==> zinc: inputs <==
==> flow/design.v (excerpt) <==
module alu(
    input clk,
    input rst,
    input [31:0] op_a,         
    input [31:0] op_b,         
    input [2:0] op_code,       
    input mode_fp,             
    input round_mode,          
    input start,               
    output reg [31:0] result,  
    output reg valid_out,      
    output reg [4:0] flags     
);
    localparam OP_ADD = 3'b000;   
    localparam OP_SUB = 3'b001;   
    localparam OP_MUL = 3'b010;   
    localparam OP_DIV = 3'b011;   
    localparam SP_SIGN_POS = 31;
    localparam SP_EXP_MSB = 30;
    localparam SP_EXP_LSB = 23;
    localparam SP_MANT_MSB = 22;
    localparam SP_MANT_LSB = 0;
    localparam SP_EXP_BIAS = 127;
    localparam SP_EXP_WIDTH = 8;
    localparam SP_MANT_WIDTH = 23;
    localparam HP_SIGN_POS = 15;
    localparam HP_EXP_MSB = 14;
    localparam HP_EXP_LSB = 10;
    localparam HP_MANT_MSB = 9;
    localparam HP_MANT_LSB = 0;
    localparam HP_EXP_BIAS = 15;
    localparam HP_EXP_WIDTH = 5;
    localparam HP_MANT_WIDTH = 10;
    wire sign_a, sign_b, result_sign;
    wire [7:0] exp_a, exp_b;
    wire [22:0] mant_a, mant_b;
    wire [7:0] result_exp;
    wire [22:0] result_mant;
    wire [31:0] encoded_result;
    wire is_nan_a, is_nan_b, is_inf_a, is_inf_b, is_zero_a, is_zero_b;
    wire is_denorm_a, is_denorm_b;
    reg [2:0] state;
    localparam IDLE = 3'b000;
    localparam DECODE = 3'b001;
    localparam COMPUTE = 3'b010;
    localparam NORMALIZE = 3'b011;
    localparam ENCODE = 3'b100;
    localparam DONE = 3'b101;
    reg [31:0] temp_a, temp_b;
    reg [2:0] current_op;
    reg current_mode;
    reg current_round_mode;
    reg [1:0] mul_counter;
    ieee754_decoder decoder_inst (
        .mode_fp(current_mode),
        .fp_a(temp_a),
        .fp_b(temp_b),
        .sign_a(sign_a),
        .sign_b(sign_b),
        .exp_a(exp_a),
        .exp_b(exp_b),
        .mant_a(mant_a),
        .mant_b(mant_b),
        .is_nan_a(is_nan_a),
        .is_nan_b(is_nan_b),
        .is_inf_a(is_inf_a),
        .is_inf_b(is_inf_b),
        .is_zero_a(is_zero_a),
        .is_zero_b(is_zero_b),
  ...
Settings: LEC_CHECK=0, CAP_MARGIN=20, CORE_MARGIN=4, CORE_UTILIZATION=35, CTS_CLUSTER_SIZE=71, GPL_ROUTABILITY_DRIVEN=1, HOLD_SLACK_MARGIN=0.09, PLACE_DENSITY=0.91, SETUP_SLACK_MARGIN=-0.92, SLEW_MARGIN=20, TNS_END_PERCENT=85; clock period 15.2 ns.
run.sh (not shown) runs the stock make flow with config.mk's settings and CLKGATE_MAP_FILE=.
==> harbor: changes against zinc <==
CORE_MARGIN = 2   (was 4)
CTS_CLUSTER_SIZE = default   (was 71)
GPL_ROUTABILITY_DRIVEN = default   (was 1)
HOLD_SLACK_MARGIN = default   (was 0.09)
PLACE_DENSITY = default   (was 0.91)
SETUP_SLACK_MARGIN = default   (was -0.92)
TNS_END_PERCENT = default   (was 85)
==> flow/constraint.sdc (replaced) <==
create_clock -name core_clock -period 14.7 [get_ports {clk}]
set_input_delay 2.9400 -clock core_clock [delete_from_list [all_inputs] [get_ports {clk}]]
set_output_delay 2.9400 -clock core_clock [all_outputs]
set_load 0.01 [all_outputs]
==> qor summary <==
metric                                                                  harbor                        zinc
Area of the die                                                   133000 sq um                136000 sq um
OpenROAD warnings                                                           98                          97
GP Congestion                                                             1.02                        1.08
Worst Skew                                                           0.0407 ns                   0.0961 ns
Final instance area                                                55400 sq um                 53300 sq um
Max-slew headroom at the worst pin                                       19.9%                       16.0%
Clock buffer cells                                                          58                          52
Count of multi-input gates                                                4171                        4170
Cell count after placement                                                7628                        7574
Sw frac                                                                  51.8%                       53.0%
Fill count                                                               12986                       12422
Final-layout setup total negative slack                                   0 ns                    -4.65 ns
Worst R2R Start                                           temp_b[10]$_DFFE_PP_      current_mode$_DFFE_PP_
P_seq                                                                  1.15 mW                     1.10 mW
Upper clock frequency limit                                           69.5 MHz                    64.7 MHz
Post-CTS resize count                                                       31                           0
Setup Slack @ Placement                                              -0.496 ns                   -0.503 ns
Number of nets at the end of the flow                                     6916                        6794
Result of the run                                     timing/DRC/antenna clean  complete, but fails checks
Violated checks                                                              -        negative setup slack
Setup slack of the worst register-to-register path                     0.30 ns                    -0.25 ns
Fraction of area in clock buffers and inverters                          2.73%                       2.73%
Proportion of cell area occupied by multi-input gates                    63.2%                       63.7%
Critical path's slowest cell                                             or4_4                     nor4b_1
R2R Path End                                           result[14]$_SDFFE_PP0P_      result[3]$_SDFFE_PP0P_
Finished Core Util                                                       42.8%                       41.1%
Power figures rest on the tool's default switching activity, not on a simulated workload.
